==> flow/design.v <==
module i16_mul(
    input signed [15:0] A,
    input signed [15:0] B,
    output signed [31:0] P
);
assign P = A * B;
endmodule
module i18_mul(
    input signed [17:0] A,
    input signed [15:0] B_coef,
    output signed [33:0] P
);
assign P = A * B_coef;
endmodule
module i36_acc(
    input signed [33:0] A,
    input signed [31:0] B,
    input signed [35:0] _Z,
    output signed [35:0] S
);
wire signed [35:0] A_ext = {{2{A[33]}}, A};
wire signed [35:0] B_ext = {{4{B[31]}}, B};
assign S = A_ext + B_ext + _Z;
endmodule
module i36_delay(
    input CLK,
    input RST,
    input signed [35:0] STORE,
    output reg signed [35:0] READ
);
always @ (posedge CLK, negedge RST) begin
    if (!RST) begin
        READ <= 0;
    end else begin
        READ <= STORE;
    end
end
endmodule
module i36_trunc(
    input signed [35:0] A,
    output reg signed [15:0] B_sat,
    output reg signed [17:0] B
);
wire signed [35:0] shifted_inter = (A >>> 14);
wire signed [21:0] shifted = shifted_inter[21:0];
always @(*) begin
    B = $signed(shifted[17:0]);
    if (shifted > 22'sd32767) B_sat = 16'sd32767;
    else if (shifted < -22'sd32768) B_sat = -16'sd32768;
    else B_sat = $signed(shifted[15:0]);
end
endmodule
module i16_biquad(
    input CLK, RST,
    input unsigned [15:0] A,
    output signed [15:0] B,
    input signed [15:0] b_0,
    input signed [15:0] b_1,
    input signed [15:0] b_2,
    input signed [15:0] a_1,
    input signed [15:0] a_2
);
wire signed [17:0] feedback;
wire signed [31:0] P_b0;
wire signed [31:0] P_b1;
wire signed [31:0] P_b2;
wire signed [33:0] P_a1;
wire signed [33:0] P_a2;
wire signed [35:0] S_0;
wire signed [35:0] S_1;
wire signed [35:0] S_2;
wire signed [35:0] Z_0;
wire signed [35:0] Z_1;
i16_mul mul_b0(
    .A(A),
    .B(b_0),
    .P(P_b0)
);
i16_mul mul_b1(
    .A(A),
    .B(b_1),
    .P(P_b1)
);
i16_mul mul_b2(
    .A(A),
    .B(b_2),
    .P(P_b2)
);
i18_mul mul_a1(
    .A(feedback),
    .B_coef(a_1),
    .P(P_a1)
);
i18_mul mul_a2(
    .A(feedback),
    .B_coef(a_2),
    .P(P_a2)
);
i36_acc ACC_0(
    .A(P_a2),
    .B(P_b2),
    ._Z(36'sd0),
    .S(S_0)
);
i36_acc ACC_1(
    .A(P_a1),
    .B(P_b1),
    ._Z(Z_0),
    .S(S_1)
);
i36_acc ACC_2(
    .A(34'sd0),
    .B(P_b0),
    ._Z(Z_1),
    .S(S_2)
);
i36_delay DELAY_0(
    .CLK(CLK),
    .RST(RST),
    .STORE(S_0),
    .READ(Z_0)
);
i36_delay DELAY_1(
    .CLK(CLK),
    .RST(RST),
    .STORE(S_1),
    .READ(Z_1)
);
i36_trunc OUT(
    .A(S_2),
    .B(feedback),
    .B_sat(B)
);
endmodule
clock: 21.1 ns
lec_check: 0
abc_area: 1
cap_margin: 15
cell_pad_in_sites_global_placement: 2
core_aspect_ratio: 0.79
core_margin: 10
core_utilization: 40
cts_cluster_diameter: 329
cts_cluster_size: 30
gpl_routability_driven: 0
gpl_timing_driven: 1
hold_slack_margin: 0.05
place_density: 0.89
setup_slack_margin: 0.57
slew_margin: 15
run.sh (not shown) runs the stock make flow with config.mk's settings and CLKGATE_MAP_FILE=.
Then changed:
==> flow/config.mk (replaced) <==
export PLATFORM = sky130hd
export DESIGN_NAME = i16_biquad
export DESIGN_NICKNAME = i16_biquad
export VERILOG_FILES = /design/flow/design.v
export SDC_FILE = /design/flow/constraint.sdc
export NUM_CORES = 4
export LEC_CHECK = 0
export CAP_MARGIN = 20
export CORE_MARGIN = 2
export CORE_UTILIZATION = 65
export MAX_ROUTING_LAYER = met4
export SLEW_MARGIN = 20
==> flow/constraint.sdc (replaced) <==
create_clock -name core_clock -period 13.6 [get_ports {CLK}]
set_input_delay 2.7200 -clock core_clock [delete_from_list [all_inputs] [get_ports {CLK}]]
set_output_delay 2.7200 -clock core_clock [all_outputs]
set_load 0.01 [all_outputs]
Result: This time the run finished but fails on negative setup slack; global-route usage climbs by 14 points; flip-flop count is unchanged; non-clock buffer count climbs by 530; setup slack loses 3.9 ns; sequential share of layout area drops by 0.22 points; final cell count drops by roughly a tenth; area after synthesis drops slightly.
